==> run a <==
==> flow/design.v <==
module oppo (
    input [31:0] in,
    input        cin,
    output [31:0] in_abs
);
    assign in_abs = ({32{cin}} ^ in) + $unsigned(cin);
endmodule
module lzd_4 (
    input [3:0] in,
    output [1:0] out,
    output       zero
);
    assign zero = ~(|in); 
    assign out[0] = (in[2] | ~in[1]) & ~in[3];
    assign out[1] = ~(in[3] | in[2]);
endmodule
module lzd_16 (
    input [15:0] in,
    output [3:0] out,
    output       zero
);
    wire [3:0] z;
    wire [1:0] out_2 [3:0];
    lzd_4 lzd_4_0(in[15:12], out_2[0], z[0]);
    lzd_4 lzd_4_1(in[11: 8], out_2[1], z[1]);
    lzd_4 lzd_4_2(in[ 7: 4], out_2[2], z[2]);
    lzd_4 lzd_4_3(in[ 3: 0], out_2[3], z[3]);
    assign out[2] = z[0] & (~z[1] | z[2] & ~z[3]);
    assign out[3] = z[0] & z[1] & (~z[2] | ~z[3]);
    assign out[1:0] = {2{~out[3] & ~out[2]}} & out_2[0]
                    | {2{~out[3] &  out[2]}} & out_2[1]
                    | {2{ out[3] & ~out[2]}} & out_2[2]
                    | {2{ out[3] &  out[2]}} & out_2[3];
    assign zero = &z;
endmodule
module lzd_32 (
    input [31:0] in,
    output [4:0] out,
    output       zero
);
    wire [1:0] z;
    wire [3:0] out_3_0 [1:0];
    lzd_16 lzd_16_0(in[31:16], out_3_0[0], z[0]);
    lzd_16 lzd_16_1(in[15: 0], out_3_0[1], z[1]);
    assign out[4] = z[0];
    assign out[3:0] = {4{~z[0]}} & out_3_0[0] |
                      {4{ z[0]}} & out_3_0[1];
    assign zero = z[0] & z[1];
endmodule
module divider (
    input div_clk,
    input resetn,
    input div,
    input div_signed,
    input [31:0] x,
    input [31:0] y,
    output [31:0] s,
    output [31:0] r,
    output complete
);
    (*MAX_FANOUT = 50*) reg [64:0] rem;
    reg [31:0] quot;
    reg [31:0] quotM;
    reg [32:0] divisor;
    reg [ 5:0] cout;
    (*MAX_FANOUT = 50*) reg [ 4:0] current_state;
    reg [ 4:0] next_state;
    reg [31:0] x_abs_reg;
    reg [31:0] y_abs_reg;
    wire [31:0] s_abs;
    wire [31:0] r_abs;
    wire s_sign;
    wire r_sign;
    wire [31:0] x_abs;
    wire [31:0] y_abs;
    oppo oppo1(x, x[31] & div_signed, x_abs);
    oppo oppo2(y, y[31] & div_signed, y_abs);
    assign s_sign = x[31] ^ y[31];
    assign r_sign = x[31];
    always @(posedge div_clk) begin
        if (~resetn) begin
            x_abs_reg <= 0;
            y_abs_reg <= 0;
        end
        else if (current_state[0] & div)
            x_abs_reg <= x_abs;
            y_abs_reg <= y_abs;
    end
    wire [31:0] lzd_in;
    wire [ 4:0] lzd_out;
    wire [ 5:0] shft_amt;
    wire long_shft;
    wire short_shft;
    wire [ 5:0] lzd_shamt;
    wire [ 5:0] min_shamt;
    wire quot_one;
    wire [32:0] result;  
    wire zero;
    wire [64:0] shft_src;
    wire [64:0] shft_out;
    wire [32:0] add_A;
    wire [32:0] add_B;
    wire cin;
    wire [32:0] add_out;
    wire final_shift;
    reg  [5:0] first_shft;
    always @(posedge div_clk) begin
        if (~resetn)
            first_shft <= 6'b0;
        else if (current_state[1])
            first_shft <= shft_amt;
    end
    assign final_shift = cout <= lzd_shamt;
    assign shft_src = (current_state[1]) ? {33'b0, x_abs_reg}
                                         : rem;
    assign shft_out = shft_src << shft_amt;
    assign long_shft = ~(rem[64] ^ rem[63]);
    assign short_shft = rem[64] ^ rem[63];
    assign quot_one = shft_out[64] ^ shft_out[63];
    assign lzd_shamt = {zero, {5{~zero}} & lzd_out};
    assign min_shamt  = (~final_shift) ? lzd_shamt : cout;
    assign shft_amt = {6{short_shft}} & 6'b1
                    | {6{long_shft }} & min_shamt;
    assign lzd_in = (current_state[1]) ? y_abs_reg : rem[63:32] ^ {32{rem[64]}};
    assign add_A = shft_out[64:32];
    assign add_B = {33{~rem[64]}} ^ divisor;
    assign cin   = ~rem[64];
    assign add_out = add_A + add_B + $unsigned(cin);
    assign result = (quot_one) ? add_out
                               : shft_out[64:32];
    lzd_32 lzd(lzd_in, lzd_out, zero);
    always @(posedge div_clk) begin
        if (~resetn)
            divisor <= 33'b0;
        else if (current_state[1])
            divisor <= {1'b0, y_abs_reg << lzd_out};
    end
    always @(posedge div_clk) begin
        if (~resetn)
            rem <= 65'b0;
        else if (current_state[1])
            rem <= shft_out;
        else if (current_state[2])
            rem <= {result, rem[30:0], 1'b0};
    end
    wire [31:0] shft_quot = quot << shft_amt[4:0];
    wire [31:0] shft_quotM = ~(~quotM << shft_amt[4:0]);
    always @(posedge div_clk) begin
        if (~resetn | current_state[0]) begin
            quot  <= 32'b0;
            quotM <= 32'b0;
        end
        else if (current_state[2]) begin
            if (~shft_out[64] | shft_out[64] & shft_out[63]) 
                quot <= {shft_quot[31:1], ~shft_out[64] & shft_out[63]};
            else 
                quot <= {shft_quotM[31:1], 1'b1};
            if (~shft_out[64] & shft_out[63])
                quotM <= {shft_quot[31:1], 1'b0};
            else
                quotM <= {shft_quotM[31:1], ~(shft_out[64] & ~shft_out[63])};
        end
    end
    always @(posedge div_clk) begin
        if (~resetn | current_state[0])
            cout <= 6'b100000;
        else if (current_state[2])
            cout <= cout - shft_amt;
    end
    localparam IDLE = 5'b00001,
               INIT = 5'b00010,
               QUOT = 5'b00100,
               FIX  = 5'b01000,
               DONE = 5'b10000;
    always @(posedge div_clk) begin
        if (~resetn)
            current_state <= IDLE;
        else
            current_state <= next_state;
    end
    always @(*) begin
        case (current_state)
            IDLE: begin
                if (~resetn) 
                    next_state = IDLE;
                else if (div)
                    next_state = INIT;
                else
                    next_state = IDLE;
            end
            INIT: next_state = QUOT;
            QUOT: begin
                if (final_shift)
                    next_state = FIX;
                else 
                    next_state = QUOT;
            end
            FIX  :next_state = DONE;
            DONE: next_state = IDLE;
            default: next_state = IDLE;
        endcase
    end
    reg [31:0] s_abs_reg;
    reg [31:0] r_abs_reg;
    assign s_abs = (rem[64]) ? quotM : quot;
    assign r_abs = ((rem[64]) ? rem[63:32] + divisor[31:0] : rem[63:32]) >> first_shft;
    always @(posedge div_clk) begin
        if (~resetn) begin
            s_abs_reg <= 0;
            r_abs_reg <= 0;
        end
        else if (current_state[3])
            s_abs_reg <= s_abs;
            r_abs_reg <= r_abs;
    end
    oppo oppo3(s_abs_reg, s_sign & div_signed, s);
    oppo oppo4(r_abs_reg, r_sign & div_signed, r);
    assign complete = current_state[4];
endmodule
==> flow/run.sh <==
#!/bin/bash
# the make line also repeats each setting of config.mk as NAME=value (left out here)
make -C /OpenROAD-flow-scripts/flow DESIGN_CONFIG=/design/flow/config.mk WORK_HOME=/design/flow/orfs CLKGATE_MAP_FILE= finish
==> flow/config.mk <==
export PLATFORM = sky130hd
export DESIGN_NAME = divider
export DESIGN_NICKNAME = divider
export VERILOG_FILES = /design/flow/design.v
export SDC_FILE = /design/flow/constraint.sdc
export NUM_CORES = 4
export LEC_CHECK = 0
export CAP_MARGIN = 20
export CORE_MARGIN = 2
export CORE_UTILIZATION = 66
export CTS_CLUSTER_DIAMETER = 364
export CTS_CLUSTER_SIZE = 100
export PLACE_DENSITY = 0.39
export SLEW_MARGIN = 20
==> flow/constraint.sdc <==
create_clock -name core_clock -period 4.75 [get_ports {div_clk}]
set_input_delay 0.9500 -clock core_clock [delete_from_list [all_inputs] [get_ports {div_clk}]]
set_output_delay 0.9500 -clock core_clock [all_outputs]
set_load 0.01 [all_outputs]
==> run b: changes against run a <==
--- a/flow/config.mk
+++ b/flow/config.mk
@@ -7,8 +7,8 @@
 export LEC_CHECK = 0
 export CAP_MARGIN = 20
 export CORE_MARGIN = 2
-export CORE_UTILIZATION = 66
-export CTS_CLUSTER_DIAMETER = 364
-export CTS_CLUSTER_SIZE = 100
-export PLACE_DENSITY = 0.39
+export CORE_UTILIZATION = 68
+export CTS_CLUSTER_DIAMETER = 188
+export CTS_CLUSTER_SIZE = 26
+export MAX_ROUTING_LAYER = met4
 export SLEW_MARGIN = 20
==> flow/constraint.sdc (replaced) <==
create_clock -name core_clock -period 8.72 [get_ports {div_clk}]
set_input_delay 1.7440 -clock core_clock [delete_from_list [all_inputs] [get_ports {div_clk}]]
set_output_delay 1.7440 -clock core_clock [all_outputs]
set_load 0.01 [all_outputs]
==> qor summary <==
item                                                                                  run b                       run a
Result of the run                                                           failed layout checks      stopped before the end
Last stage reached                                                                        -    global routing (5_1_grt)
Layout check failures                                                  negative setup slack                           -
Initial Utilization                                                                   0.690                       0.671
Gpl congestion                                                                         1.09                        1.14
Placed standard-cell area                                                        35,500 um2                  40,700 um2
Buffers inserted by post-CTS timing repair                                                0                          50
Pre-CTS worst setup slack                                                         0.0500 ns                    -4.17 ns
Clock sink total                                                                        306                         306
DP Wirelength                                                                       91.9 mm                      107 mm
Simple-Gate Fraction of Synth Area                                                    0.227                       0.227
Number of buffers created by CTS                                                         15                           7
Number of buffers inserted by hold repair at cts                                          0                           0
Top-count cell post-synth                                           sky130_fd_sc_hd__nor2_1     sky130_fd_sc_hd__nor2_1
Overall die height                                                                   222 um                      225 um
Post-synthesis cell count                                                             4,480                       4,480
Core area                                                                        46,700 um2                  47,900 um2
Number of rows in the core area                                                          79                          80
Yosys synthesis warning count                                                             3                           3
Count of flip-flops with a built-in enable after synthesis                                0                           0
Clock tree root buffer cell                                      sky130_fd_sc_hd__clkbuf_16  sky130_fd_sc_hd__clkbuf_16
Combined area of all synthesized cells                                           32,200 um2                  32,200 um2
DIE WIDTH                                                                            222 um                      225 um
Cells after DPL                                                                       5,179                       5,789
Count of cells resized by post-cts repair                                                 0                         214
Area leader, netlist                                               sky130_fd_sc_hd__dfxtp_1    sky130_fd_sc_hd__dfxtp_1
Number of different library cells in the post-synthesis netlist                         102                         102
Overall die area                                                                 49,100 um2                  50,500 um2
Post-synthesis async set-or-reset flop share                                              0                           0
